== lane 2 ==
==> flow/design.v (excerpt) <==
module cordic_dds # (
   parameter DW = 16,                
   parameter PIPE_DEPTH = 14,        
   parameter limP = 16'h4dba         
)
( 
   sin_o, cos_o, err_o,
   clk, phase_i
);
   input             clk;
   input [DW-1:0]    phase_i;        
   output [DW:0]     sin_o, cos_o;   
   output [DW:0]     err_o;          
   reg [DW:0] cos_r, sin_o_r;
   reg [DW:0] x[PIPE_DEPTH:0];
   reg [DW:0] y[PIPE_DEPTH:0];
   reg [DW:0] z[PIPE_DEPTH:0];
   reg [1:0] quadrant [PIPE_DEPTH:0];
   wire [DW:0] atan_rom[PIPE_DEPTH:0];
   assign atan_rom[0] = 8189;
   assign atan_rom[1] = 4834;
   assign atan_rom[2] = 2554;
   assign atan_rom[3] = 1296;
   assign atan_rom[4] = 650;
   assign atan_rom[5] = 325;
   assign atan_rom[6] = 162;
   assign atan_rom[7] = 81;
   assign atan_rom[8] = 40;
   assign atan_rom[9] = 20;
   assign atan_rom[10] = 10;
   assign atan_rom[11] = 5;
   assign atan_rom[12] = 2;
   assign atan_rom[13] = 1;
   assign atan_rom[14] = 0;
   always @ (posedge clk) begin  
      x[0] <= {1'b0, limP};
      y[0] <= 0;
      z[0] <= {3'b0, phase_i[DW-1-2:0]};  
   end
   always @ (posedge clk) begin  
      x[1] <= x[0] - y[0];
      y[1] <= x[0] + y[0];
      z[1] <= z[0] - atan_rom[0];  
   end
   generate
      genvar k;
      for(k=1; k<PIPE_DEPTH; k=k+1) begin
  ...
For scale: ~4,900 cells after synthesis, ~720 flip-flops, roughly 68 I/O pins, about 44,000 sq um of cells after synthesis.
clock: 5.0 ns
lec_check: 0
abc_area: 0
cap_margin: 25
cell_pad_in_sites_global_placement: 1
core_margin: 2
core_utilization: 39
cts_cluster_diameter: 217
hold_slack_margin: 0.16
slew_margin: 20
run.sh (not shown) runs the stock make flow with config.mk's settings and CLKGATE_MAP_FILE=.
Setup changes, lane 2 to lane 1
- swapping 39 for 40 in CORE_UTILIZATION
- swapping 25 for 20 in CAP_MARGIN
- swapping 0 for 1 in ABC_AREA
- clearing HOLD_SLACK_MARGIN, which used to be 0.16
- clearing CTS_CLUSTER_DIAMETER, which used to be 217
Findings:
- The higher number of multi-input logic gates came out of lane 1.
- Number of antenna-violating nets in the routed design came out exactly the same in lane 2 and lane 1.
- Taking lane 2 as the reference, in lane 1 post-route standard cell area excluding fillers picked up an extra about 16%; area after synthesis picked up an extra 17%.

The RTL this note starts from:
==> flow/design.v <==
module cordic_dds # (
   parameter DW = 16,                
   parameter PIPE_DEPTH = 14,        
   parameter limP = 16'h4dba         
)
( 
   sin_o, cos_o, err_o,
   clk, phase_i
);
   input             clk;
   input [DW-1:0]    phase_i;        
   output [DW:0]     sin_o, cos_o;   
   output [DW:0]     err_o;          
   reg [DW:0] cos_r, sin_o_r;
   reg [DW:0] x[PIPE_DEPTH:0];
   reg [DW:0] y[PIPE_DEPTH:0];
   reg [DW:0] z[PIPE_DEPTH:0];
   reg [1:0] quadrant [PIPE_DEPTH:0];
   wire [DW:0] atan_rom[PIPE_DEPTH:0];
   assign atan_rom[0] = 8189;
   assign atan_rom[1] = 4834;
   assign atan_rom[2] = 2554;
   assign atan_rom[3] = 1296;
   assign atan_rom[4] = 650;
   assign atan_rom[5] = 325;
   assign atan_rom[6] = 162;
   assign atan_rom[7] = 81;
   assign atan_rom[8] = 40;
   assign atan_rom[9] = 20;
   assign atan_rom[10] = 10;
   assign atan_rom[11] = 5;
   assign atan_rom[12] = 2;
   assign atan_rom[13] = 1;
   assign atan_rom[14] = 0;
   always @ (posedge clk) begin  
      x[0] <= {1'b0, limP};
      y[0] <= 0;
      z[0] <= {3'b0, phase_i[DW-1-2:0]};  
   end
   always @ (posedge clk) begin  
      x[1] <= x[0] - y[0];
      y[1] <= x[0] + y[0];
      z[1] <= z[0] - atan_rom[0];  
   end
   generate
      genvar k;
      for(k=1; k<PIPE_DEPTH; k=k+1) begin
         always @ (posedge clk) begin
            if (z[k][DW]) begin  
               x[k+1] <= x[k] + {{k{y[k][DW]}},y[k][DW:k]};  
               y[k+1] <= y[k] - {{k{x[k][DW]}},x[k][DW:k]};  
               z[k+1] <= z[k] + atan_rom[k];
            end else begin
               x[k+1] <= x[k] - {{k{y[k][DW]}},y[k][DW:k]};
               y[k+1] <= y[k] + {{k{x[k][DW]}},x[k][DW:k]};
               z[k+1] <= z[k] - atan_rom[k];
            end
         end
      end
   endgenerate
   always @ (posedge clk) begin
      quadrant[0] <= phase_i[DW-1:DW-2];
   end
   generate
      genvar j;
      for(j=0; j<PIPE_DEPTH; j=j+1) begin
         always @ (posedge clk) begin
            quadrant[j+1] <= quadrant[j];
         end
      end
   endgenerate
   always @ (posedge clk)
      case(quadrant[PIPE_DEPTH])
         2'b00: begin
            cos_r <= x[PIPE_DEPTH];  
            sin_o_r <= y[PIPE_DEPTH];  
         end
         2'b01: begin
            cos_r <= ~(y[PIPE_DEPTH]) + 1'b1;  
            sin_o_r <= x[PIPE_DEPTH];  
         end
         2'b10: begin
            cos_r <= ~(x[PIPE_DEPTH]) + 1'b1;  
            sin_o_r <= ~(y[PIPE_DEPTH]) + 1'b1;  
         end
         2'b11: begin
            cos_r <= y[PIPE_DEPTH];  
            sin_o_r <= ~(x[PIPE_DEPTH]) + 1'b1;  
         end
      endcase
   assign cos_o = cos_r;
   assign sin_o = sin_o_r;
   assign err_o = z[PIPE_DEPTH];
endmodule
clock: 7.0 ns
lec_check: 0
abc_area: 1
cap_margin: 0
cell_pad_in_sites_detail_placement: 2
core_margin: 9
core_utilization: 31
cts_cluster_diameter: 232
cts_cluster_size: 23
gpl_routability_driven: 0
gpl_timing_driven: 0
hold_slack_margin: 0.08
min_routing_layer: met1
place_density_lb_addon: 0.27
setup_slack_margin: 0.04
slew_margin: 40
tns_end_percent: 10
The first run went through all stages and came out clean.
Change:
Settings changed: ABC_AREA 1 to not set, CAP_MARGIN 0 to 20, CELL_PAD_IN_SITES_DETAIL_PLACEMENT 2 to not set, CORE_MARGIN 9 to 2, CORE_UTILIZATION 31 to 40, CTS_CLUSTER_DIAMETER 232 to not set, CTS_CLUSTER_SIZE 23 to not set, GPL_ROUTABILITY_DRIVEN 0 to not set, GPL_TIMING_DRIVEN 0 to not set, HOLD_SLACK_MARGIN 0.08 to not set, MIN_ROUTING_LAYER met1 to not set, PLACE_DENSITY_LB_ADDON 0.27 to not set, SETUP_SLACK_MARGIN 0.04 to not set, SLEW_MARGIN 40 to 20, TNS_END_PERCENT 10 to not set.
Clock period 7.0 ns to 2.67 ns, I/O delays scaled along.
Effect: The changed run produced a layout that fails on negative setup slack. Final cell count came out lower by a quarter to a third. Hold slack is worse by 0.036 ns.
Change:
Settings changed: ABC_AREA set to 1, CORE_UTILIZATION 40 to 72, CTS_CLUSTER_SIZE set to 37, PLACE_DENSITY_LB_ADDON set to 0.04, SETUP_SLACK_MARGIN set to 0.65.
Clock period 2.67 ns to 2.23 ns, I/O delays scaled along.
Effect: This time the run never finished: it broke off in global routing (5_1_grt); die area drops by 34%; synthesized area grows by 17%; synthesized cell count goes up by 54%.
